==> build 83: inputs <==
==> flow/design.v <==
module pg_0 (
    input logic a,
    input logic b,
    output logic p,
    output logic g
);
assign p = a ^ b;
assign g = a & b;
endmodule
module pg_1plus (
    input logic pi_cur,
    input logic gi_cur,
    input logic pi_prev,
    input logic gi_prev,
    output logic pout,
    output logic gout
);
assign pout = pi_cur & pi_prev;
assign gout = gi_cur | (pi_cur & gi_prev);
endmodule
module ks_add #(
    parameter N = 64
)
(
    input  logic         clk,
    input  logic         rstn_,
    input  logic         en,
    input  logic [N-1:0] a,
    input  logic [N-1:0] b,
    output logic [N-1:0] out
);
    localparam int stages = $clog2(N) + 1;
    function automatic integer log2_arr(input integer x);
        integer k;
        begin
            log2_arr = 0;
            for (k = 1; k < 31; k = k + 1)
                if (x >= (1 << k)) log2_arr = k;
        end
    endfunction
    genvar i;
    generate
        for (i = 0; i < stages; i++) begin : gen_pg
            logic [(N-(2**(i-1)))-1:0] g_reg_array;
            logic [(N-(2**(i-1)))-1:0] p_reg_array;
            logic [(N-(2**(i-1)))-1:0] p_out_array;
            logic [(N-(2**(i-1)))-1:0] g_out_array;
        end
    endgenerate
    genvar j;
    generate
        for (j = 0; j < stages; j++) begin : reg_assign
            always_ff @( posedge clk ) begin
                if ( !rstn_ ) begin
                    gen_pg[j].g_reg_array <= 0;
                    gen_pg[j].p_reg_array <= 0;
                end
                else if ( en ) begin
                    gen_pg[j].g_reg_array <= gen_pg[j].g_out_array;
                    gen_pg[j].p_reg_array <= gen_pg[j].p_out_array;
                end
                else begin
                    gen_pg[j].g_reg_array <= gen_pg[j].g_reg_array;
                    gen_pg[j].p_reg_array <= gen_pg[j].p_reg_array;
                end
            end
        end
    endgenerate
    genvar step;
    generate 
        for (i = 0; i < N; i++) begin
            pg_0 step0(a[i], b[i], gen_pg[0].p_out_array[i], gen_pg[0].g_out_array[i]);
        end
        for (step = 1; step <= stages; step++) begin
            for (i = 0; i < N-2**(step-1); i++) begin 
                if (step == 1) begin
                    pg_1plus stepn(gen_pg[0].p_reg_array[i+1],  
                                 gen_pg[0].g_reg_array[i+1], 
                                 gen_pg[0].p_reg_array[i], 
                                 gen_pg[0].g_reg_array[i], 
                                 gen_pg[step].p_out_array[i], 
                                 gen_pg[step].g_out_array[i]);
                end
                if (step > 1) begin
                    if (i==0) begin
                        pg_1plus stepn(gen_pg[step-1].p_reg_array[i+2**(step-2)],  
                                 gen_pg[step-1].g_reg_array[i+2**(step-2)], 
                                 gen_pg[0].p_reg_array[0], 
                                 gen_pg[0].g_reg_array[0], 
                                 gen_pg[step].p_out_array[0], 
                                 gen_pg[step].g_out_array[0]);
                    end
                    else if (i < 2**(step-2)) begin 
                        pg_1plus stepn(gen_pg[step-1].p_reg_array[i+2**(step-2)],                                         
                                 gen_pg[step-1].g_reg_array[i+2**(step-2)],                                            
                                 gen_pg[log2_arr(i)+1].p_reg_array[i-2**(log2_arr(i))], 
                                 gen_pg[log2_arr(i)+1].g_reg_array[i-2**(log2_arr(i))],
                                 gen_pg[step].p_out_array[i], 
                                 gen_pg[step].g_out_array[i]);
                    end
                    else begin  
                        pg_1plus stepn(gen_pg[step-1].p_reg_array[i+2**(step-2)],  
                                 gen_pg[step-1].g_reg_array[i+2**(step-2)], 
                                 gen_pg[step-1].p_reg_array[i-2**(step-2)], 
                                 gen_pg[step-1].g_reg_array[i-2**(step-2)], 
                                 gen_pg[step].p_out_array[i], 
                                 gen_pg[step].g_out_array[i]);
                    end
                end
            end
        end
    endgenerate
    generate
        for (i = 0; i < N; i++) begin
            if ( i==0 ) begin
                assign out[0] = gen_pg[0].p_reg_array[0];
            end
            else if ( i==1 ) begin
                assign out[1] = gen_pg[0].p_reg_array[1] ^ gen_pg[0].g_reg_array[0];
            end
            else if (i <= N/2) begin  
                assign out[i] = (gen_pg[0].p_reg_array[i]) ^ (gen_pg[log2_arr(i-1)+1].g_reg_array[(i-1)-2**log2_arr(i-1)]); 
            end
            else begin
                assign out[i] = gen_pg[0].p_reg_array[i] ^ gen_pg[stages-1].g_reg_array[(i-1)-(N/2)]; 
            end
        end
    endgenerate
endmodule
==> flow/run.sh <==
#!/bin/bash
# the make line also repeats each setting of config.mk as NAME=value (left out here)
make -C /OpenROAD-flow-scripts/flow DESIGN_CONFIG=/design/flow/config.mk WORK_HOME=/design/flow/orfs CLKGATE_MAP_FILE= finish
==> flow/config.mk <==
export PLATFORM = sky130hd
export DESIGN_NAME = ks_add
export DESIGN_NICKNAME = ks_add
export VERILOG_FILES = /design/flow/design.v
export SDC_FILE = /design/flow/constraint.sdc
export NUM_CORES = 4
export LEC_CHECK = 0
export CAP_MARGIN = 20
export CORE_MARGIN = 2
export CORE_UTILIZATION = 72
export CTS_CLUSTER_DIAMETER = 27
export CTS_CLUSTER_SIZE = 14
export HOLD_SLACK_MARGIN = -0.08
export PLACE_DENSITY_LB_ADDON = 0.29
export SETUP_SLACK_MARGIN = -0.08
export SLEW_MARGIN = 20
export TNS_END_PERCENT = 30
==> flow/constraint.sdc <==
create_clock -name core_clock -period 1.07 [get_ports {clk}]
set_input_delay 0.2140 -clock core_clock [delete_from_list [all_inputs] [get_ports {clk}]]
set_output_delay 0.2140 -clock core_clock [all_outputs]
set_load 0.01 [all_outputs]
==> build 30: changes against build 83 <==
- CTS_CLUSTER_DIAMETER: 27 -> not set
- CTS_CLUSTER_SIZE: 14 -> not set
- HOLD_SLACK_MARGIN: -0.08 -> not set
- PLACE_DENSITY: not set -> 0.95
- PLACE_DENSITY_LB_ADDON: 0.29 -> not set
- SETUP_SLACK_MARGIN: -0.08 -> -0.03
- SLEW_MARGIN: 20 -> 40
- TNS_END_PERCENT: 30 -> not set
==> flow/constraint.sdc (replaced) <==
create_clock -name core_clock -period 0.449 [get_ports {clk}]
set_input_delay 0.0898 -clock core_clock [delete_from_list [all_inputs] [get_ports {clk}]]
set_output_delay 0.0898 -clock core_clock [all_outputs]
set_load 0.01 [all_outputs]
==> build 31: changes against build 83 <==
- CORE_UTILIZATION: 72 -> 40
- CTS_CLUSTER_DIAMETER: 27 -> not set
- CTS_CLUSTER_SIZE: 14 -> not set
- HOLD_SLACK_MARGIN: -0.08 -> not set
- PLACE_DENSITY_LB_ADDON: 0.29 -> not set
- SETUP_SLACK_MARGIN: -0.08 -> not set
- TNS_END_PERCENT: 30 -> not set
==> flow/constraint.sdc (replaced) <==
create_clock -name core_clock -period 2.0 [get_ports {clk}]
set_input_delay 0.4000 -clock core_clock [delete_from_list [all_inputs] [get_ports {clk}]]
set_output_delay 0.4000 -clock core_clock [all_outputs]
set_load 0.01 [all_outputs]
==> results <==
metric                                                                              build 31                        build 30                    build 83
Buffer cell driving the clock tree root                           sky130_fd_sc_hd__clkbuf_16                               -  sky130_fd_sc_hd__clkbuf_16
Placed wire-length estimate after detailed placement                                56.30 mm                        64.56 mm                    61.50 mm
Total Die Area                                                                    72,350 um2                      40,600 um2                  40,600 um2
Chip height                                                                         269.0 um                        201.5 um                    201.5 um
Final weighted congestion of routability-driven global placement                      0.8608                          0.9714                      0.9988
Hold buffer count at CTS                                                                   0                               -                           1
Post-CTS resize count                                                                    151                               -                         409
Maximum level of the CTS H-tree                                                            3                               -                           4
Run status                                                           complete, no violations          stopped before the end      stopped before the end
Last stage reached                                                                         -  clock tree synthesis (4_1_cts)    global routing (5_1_grt)
Core area                                                                         69,790 um2                      38,560 um2                  38,560 um2
Post-CTS Repair Setup Buffers                                                              0                               -                           1
Post-Place Setup Slack                                                             0.3013 ns                      -0.9696 ns                  -0.5754 ns
Maximum buffer depth of the clock tree                                                     3                               -                           3
Standard cell area after detailed placement                                       31,090 um2                      32,290 um2                  31,880 um2
Number of sinks handled by clock tree synthesis                                          695                               -                         695
Inst Count DP                                                                          4,023                           3,818                       3,771

---

==> v27 <==
// ks_add: RTL as listed in full above, without the edits since
clock: 1.42 ns
lec_check: 0
cap_margin: 20
core_margin: 2
core_utilization: 72
hold_slack_margin: -0.09
max_routing_layer: met4
slew_margin: 20
run.sh (not shown) runs the stock make flow with config.mk's settings and CLKGATE_MAP_FILE=.
==> v32 (differences from v27) <==
--- a/flow/config.mk
+++ b/flow/config.mk
@@ -7,7 +7,7 @@
 export LEC_CHECK = 0
 export CAP_MARGIN = 20
 export CORE_MARGIN = 2
-export CORE_UTILIZATION = 72
+export CORE_UTILIZATION = 68
 export HOLD_SLACK_MARGIN = -0.09
 export MAX_ROUTING_LAYER = met4
 export SLEW_MARGIN = 20
==> flow/constraint.sdc (replaced) <==
create_clock -name core_clock -period 1.71 [get_ports {clk}]
set_input_delay 0.3420 -clock core_clock [delete_from_list [all_inputs] [get_ports {clk}]]
set_output_delay 0.3420 -clock core_clock [all_outputs]
set_load 0.01 [all_outputs]
==> v16 (differences from v27) <==
--- a/flow/config.mk
+++ b/flow/config.mk
@@ -7,7 +7,7 @@
 export LEC_CHECK = 0
 export CAP_MARGIN = 20
 export CORE_MARGIN = 2
-export CORE_UTILIZATION = 72
-export HOLD_SLACK_MARGIN = -0.09
-export MAX_ROUTING_LAYER = met4
+export CORE_UTILIZATION = 70
+export CTS_CLUSTER_SIZE = 21
+export SETUP_SLACK_MARGIN = -0.01
 export SLEW_MARGIN = 20
==> flow/constraint.sdc (replaced) <==
create_clock -name core_clock -period 0.449 [get_ports {clk}]
set_input_delay 0.0898 -clock core_clock [delete_from_list [all_inputs] [get_ports {clk}]]
set_output_delay 0.0898 -clock core_clock [all_outputs]
set_load 0.01 [all_outputs]
==> qor summary <==
| item | v16 | v27 | v32 |
|---|---|---|---|
| Run status | stopped before the end | complete, but fails checks | finished clean |
| Stage where the flow stopped | clock tree synthesis (4_1_cts) | - | - |
| Layout check failures | - | setup timing | - |
| Worst slew pin tran | - | 640 ps | 885 ps |
| Fin area | - | 34100 um2 | 33500 um2 |
| Combinational group power | - | 4.98 mW | 3.53 mW |
| Total chip power | - | 45.3 mW | 36.9 mW |
| Post-route core utilization | - | 0.883 | 0.821 |
| MaxCap Viol Count | - | 0 | 0 |
| Pin count of the biggest net entering global routing | - | 85 | 75 |
| Number of design rule violations left after detail routing | - | 0 | 0 |
| Critical path's largest stage delay | - | 390 ps | 380 ps |
| Number of warnings the tools reported | - | 33 | 28 |
| Final Cycle Share | - | 1.23 | 0.989 |
| Via count | - | 26000 | 23700 |
| Largest class | - | sequential cells | sequential cells |
| Detailed-placement wirelength estimate | 60600 um | 58100 um | 58400 um |
| Post-CTS setup buffer count | - | 11 | 8 |
| Fill cell total of the finished layout | - | 1840 | 2483 |
| Wire length the detailed router placed on met1 | - | 35100 um | 36100 um |
| Num rows | 73 | 72 | 74 |
| Logic depth of the worst register-to-register path | - | 4 | 3 |
| Worst-path fanout max | - | 2 | 2 |
No activity file was given, so power comes from the tool's default toggle rates.
